==> 04-11: inputs <==
==> flow/design.v (excerpt) <==
module comparator_latch #
(
  parameter n_to_response_time = -1038,
  parameter p_to_response_time = -1020,
  parameter const_response_time = 1285,
  parameter n_to_tau = -1248,
  parameter p_to_tau = 1037,
  parameter const_tau = 1042,
  parameter n_to_response_time_lh = -1752,
  parameter p_to_response_time_lh = -1006,
  parameter const_response_time_lh = 1185,
  parameter n_to_tau_lh = 1131,
  parameter p_to_tau_lh = -1115,
  parameter const_tau_lh = 1529
)
(
  input clk,
  input reset,
  input sys_clk,
  input [15-1:0] n,
  input [15-1:0] p,
  output [35-1:0] out
);
export LEC_CHECK = 0
export ABC_AREA = 1
export CAP_MARGIN = 10
export CELL_PAD_IN_SITES_DETAIL_PLACEMENT = 0
export CELL_PAD_IN_SITES_GLOBAL_PLACEMENT = 1
export CORE_ASPECT_RATIO = 0.61
export CORE_MARGIN = 2
export CORE_UTILIZATION = 52
export CTS_CLUSTER_SIZE = 66
export GPL_ROUTABILITY_DRIVEN = 0
export GPL_TIMING_DRIVEN = 0
export MAX_ROUTING_LAYER = met4
export MIN_ROUTING_LAYER = met2
export PLACE_DENSITY_LB_ADDON = 0.29
export SETUP_SLACK_MARGIN = 5.0
export SLEW_MARGIN = 20
export TNS_END_PERCENT = 65
create_clock -name core_clock -period 20.1 [get_ports {clk}]
run.sh (not shown) runs the stock make flow with config.mk's settings and CLKGATE_MAP_FILE=.
==> 10-28: changes against 04-11 <==
- ABC_AREA: 1 -> 0
- CAP_MARGIN: 10 -> 20
- CELL_PAD_IN_SITES_GLOBAL_PLACEMENT: 1 -> not set
- CORE_MARGIN: 2 -> 10
- CORE_UTILIZATION: 52 -> 25
- CTS_CLUSTER_DIAMETER: not set -> 158
- GPL_ROUTABILITY_DRIVEN: 0 -> not set
- GPL_TIMING_DRIVEN: 0 -> 1
- MAX_ROUTING_LAYER: met4 -> not set
- MIN_ROUTING_LAYER: met2 -> met1
- PLACE_DENSITY_LB_ADDON: 0.29 -> 0.07
- SETUP_SLACK_MARGIN: 5.0 -> -1.6
- TNS_END_PERCENT: 65 -> 10
==> results.yml <==
# flow metrics
outcome:
  status: "failed layout checks"
  so_faults: "setup timing"
placement:
  place_area_sq_um: 66400
  pre_cts_ws_ns: -2.70
synth:
  synth_cell_types: 84
  ys_cells: 5719
  ys_sh_mux: 0.000578
  synth_seq_share: 0.00924
  ys_sh_adder: 0.680
sta:
  setup_viol: 21
  setup_slack_ns: -1.19
grt:
  overflow: 0
  use_met1: 0.232
  grt.busiest_layer: "met1"
floorplanning:
  chip_area_sq_um: 236000
  dieHeight_microns: 383
cts:
  ctsResizeCount: 68
The numbers above come from 10-28.

==> results.yml <==
# flow metrics
floorplanning:
  dieHeight_microns: 263
  chip_area_sq_um: 113000
placement:
  pre_cts_ws_ns: -2.08
  place_area_sq_um: 60700
outcome:
  status: "aborted with a tool error"
  stop_stage: "5_1_grt"
  error: "[ERROR GRT-0116] Global routing finished with congestion. Check the congestion regions in the DRC Viewer."
cts:
  ctsResizeCount: 659
grt:
  grt.busiest_layer: "met3"
  use_met1: 0
synth:
  ys_sh_mux: 0
The numbers above come from 04-11.


========
==> branch umber <==
comparator_latch again, from the RTL that the note above started with.
Settings: LEC_CHECK=0, ABC_AREA=1, CAP_MARGIN=20, CORE_MARGIN=2, CORE_UTILIZATION=71, CTS_CLUSTER_DIAMETER=272, CTS_CLUSTER_SIZE=96, PLACE_DENSITY=0.86, SLEW_MARGIN=20; clock period 13.3 ns.
==> branch zinc (differences from branch umber) <==
CORE_UTILIZATION = 40   (was 71)
CTS_CLUSTER_DIAMETER = 31   (was 272)
CTS_CLUSTER_SIZE = 99   (was 96)
HOLD_SLACK_MARGIN = -0.1   (was not set)
PLACE_DENSITY = not set   (was 0.86)
SETUP_SLACK_MARGIN = -2.0   (was not set)
==> flow/constraint.sdc (replaced) <==
create_clock -name core_clock -period 26.0 [get_ports {clk}]
set_input_delay 5.2000 -clock core_clock [delete_from_list [all_inputs] [get_ports {clk}]]
set_output_delay 5.2000 -clock core_clock [all_outputs]
set_load 0.01 [all_outputs]
==> notes <==
In synthesized cell count, branch zinc and branch umber do not differ.
Branch zinc produced a clean layout. Branch umber failed in global routing with GRT-0116.
In area after synthesis, branch umber and branch zinc do not differ.
Between branch umber and branch zinc, the lower die size is in branch umber (gap about 43%, measured against branch zinc).

========
==> v32: inputs <==
Starting RTL as in the previous note.
make LEC_CHECK=0 ABC_AREA=0 CAP_MARGIN=20 CELL_PAD_IN_SITES_DETAIL_PLACEMENT=0 CORE_ASPECT_RATIO=0.61 CORE_MARGIN=2 CORE_UTILIZATION=70 CTS_CLUSTER_DIAMETER=89 CTS_CLUSTER_SIZE=37 GPL_TIMING_DRIVEN=1 MIN_ROUTING_LAYER=met1 SETUP_SLACK_MARGIN=0.74 SLEW_MARGIN=20 finish   # period 13.8 ns
==> inputs of v13, as changes to v32 <==
==> flow/config.mk (replaced) <==
export PLATFORM = sky130hd
export DESIGN_NAME = comparator_latch
export DESIGN_NICKNAME = comparator_latch
export VERILOG_FILES = /design/flow/design.v
export SDC_FILE = /design/flow/constraint.sdc
export NUM_CORES = 4
export LEC_CHECK = 0
export ABC_AREA = 1
export CAP_MARGIN = 20
export CELL_PAD_IN_SITES_DETAIL_PLACEMENT = 0
export CORE_ASPECT_RATIO = 0.61
export CORE_MARGIN = 2
export CORE_UTILIZATION = 72
export CTS_CLUSTER_DIAMETER = 218
export CTS_CLUSTER_SIZE = 66
export GPL_TIMING_DRIVEN = 1
export MAX_ROUTING_LAYER = met4
export MIN_ROUTING_LAYER = met1
export PLACE_DENSITY_LB_ADDON = 0.07
export SETUP_SLACK_MARGIN = 1.73
export SLEW_MARGIN = 20
==> flow/constraint.sdc (replaced) <==
create_clock -name core_clock -period 16.3 [get_ports {clk}]
set_input_delay 3.2600 -clock core_clock [delete_from_list [all_inputs] [get_ports {clk}]]
set_output_delay 3.2600 -clock core_clock [all_outputs]
set_load 0.01 [all_outputs]
==> inputs of v16, as changes to v32 <==
--- a/flow/config.mk
+++ b/flow/config.mk
@@ -11,9 +11,10 @@
 export CORE_ASPECT_RATIO = 0.61
 export CORE_MARGIN = 2
-export CORE_UTILIZATION = 70
-export CTS_CLUSTER_DIAMETER = 89
-export CTS_CLUSTER_SIZE = 37
+export CORE_UTILIZATION = 72
+export CTS_CLUSTER_SIZE = 66
 export GPL_TIMING_DRIVEN = 1
+export MAX_ROUTING_LAYER = met4
 export MIN_ROUTING_LAYER = met1
-export SETUP_SLACK_MARGIN = 0.74
+export PLACE_DENSITY_LB_ADDON = 0.07
+export SETUP_SLACK_MARGIN = 0.25
 export SLEW_MARGIN = 20
==> flow/constraint.sdc (replaced) <==
create_clock -name core_clock -period 20.1 [get_ports {clk}]
set_input_delay 4.0200 -clock core_clock [delete_from_list [all_inputs] [get_ports {clk}]]
set_output_delay 4.0200 -clock core_clock [all_outputs]
set_load 0.01 [all_outputs]
==> inputs of v38, as changes to v32 <==
==> flow/config.mk (replaced) <==
export PLATFORM = sky130hd
export DESIGN_NAME = comparator_latch
export DESIGN_NICKNAME = comparator_latch
export VERILOG_FILES = /design/flow/design.v
export SDC_FILE = /design/flow/constraint.sdc
export NUM_CORES = 4
export LEC_CHECK = 0
export ABC_AREA = 1
export CAP_MARGIN = 20
export CELL_PAD_IN_SITES_DETAIL_PLACEMENT = 0
export CORE_ASPECT_RATIO = 1.02
export CORE_MARGIN = 2
export CORE_UTILIZATION = 72
export CTS_CLUSTER_DIAMETER = 204
export CTS_CLUSTER_SIZE = 66
export GPL_TIMING_DRIVEN = 1
export MAX_ROUTING_LAYER = met4
export MIN_ROUTING_LAYER = met1
export PLACE_DENSITY_LB_ADDON = 0.07
export SETUP_SLACK_MARGIN = 0.25
export SLEW_MARGIN = 20
==> flow/constraint.sdc (replaced) <==
create_clock -name core_clock -period 20.1 [get_ports {clk}]
set_input_delay 4.0200 -clock core_clock [delete_from_list [all_inputs] [get_ports {clk}]]
set_output_delay 4.0200 -clock core_clock [all_outputs]
set_load 0.01 [all_outputs]
==> notes <==
v13 did not get past global routing (5_1_grt). v32 completed and failed the layout checks on negative setup slack. v38 went through all stages and came out clean. v16 completed, yet does not pass: negative setup slack.
Sequential share of layout area is about the same in v38 and v16.
Design area, highest first: v32, v38, v16.
Final cell count, lowest first: v16, v32, v38.
Register-to-register slack, lowest first: v32, v16, v38.
Wire length: v32 is higher than v16 (2.6%).
Critical path depth: v16 is lower than v38 (1).
In sequential cell count, v32 and v38 do not differ.
In synthesized cell count, v32 and v16 do not differ.
First-iteration DRC count, highest first: v16, v32, v38.
Clock-buffer cell count: v32 is higher than v38 (1).
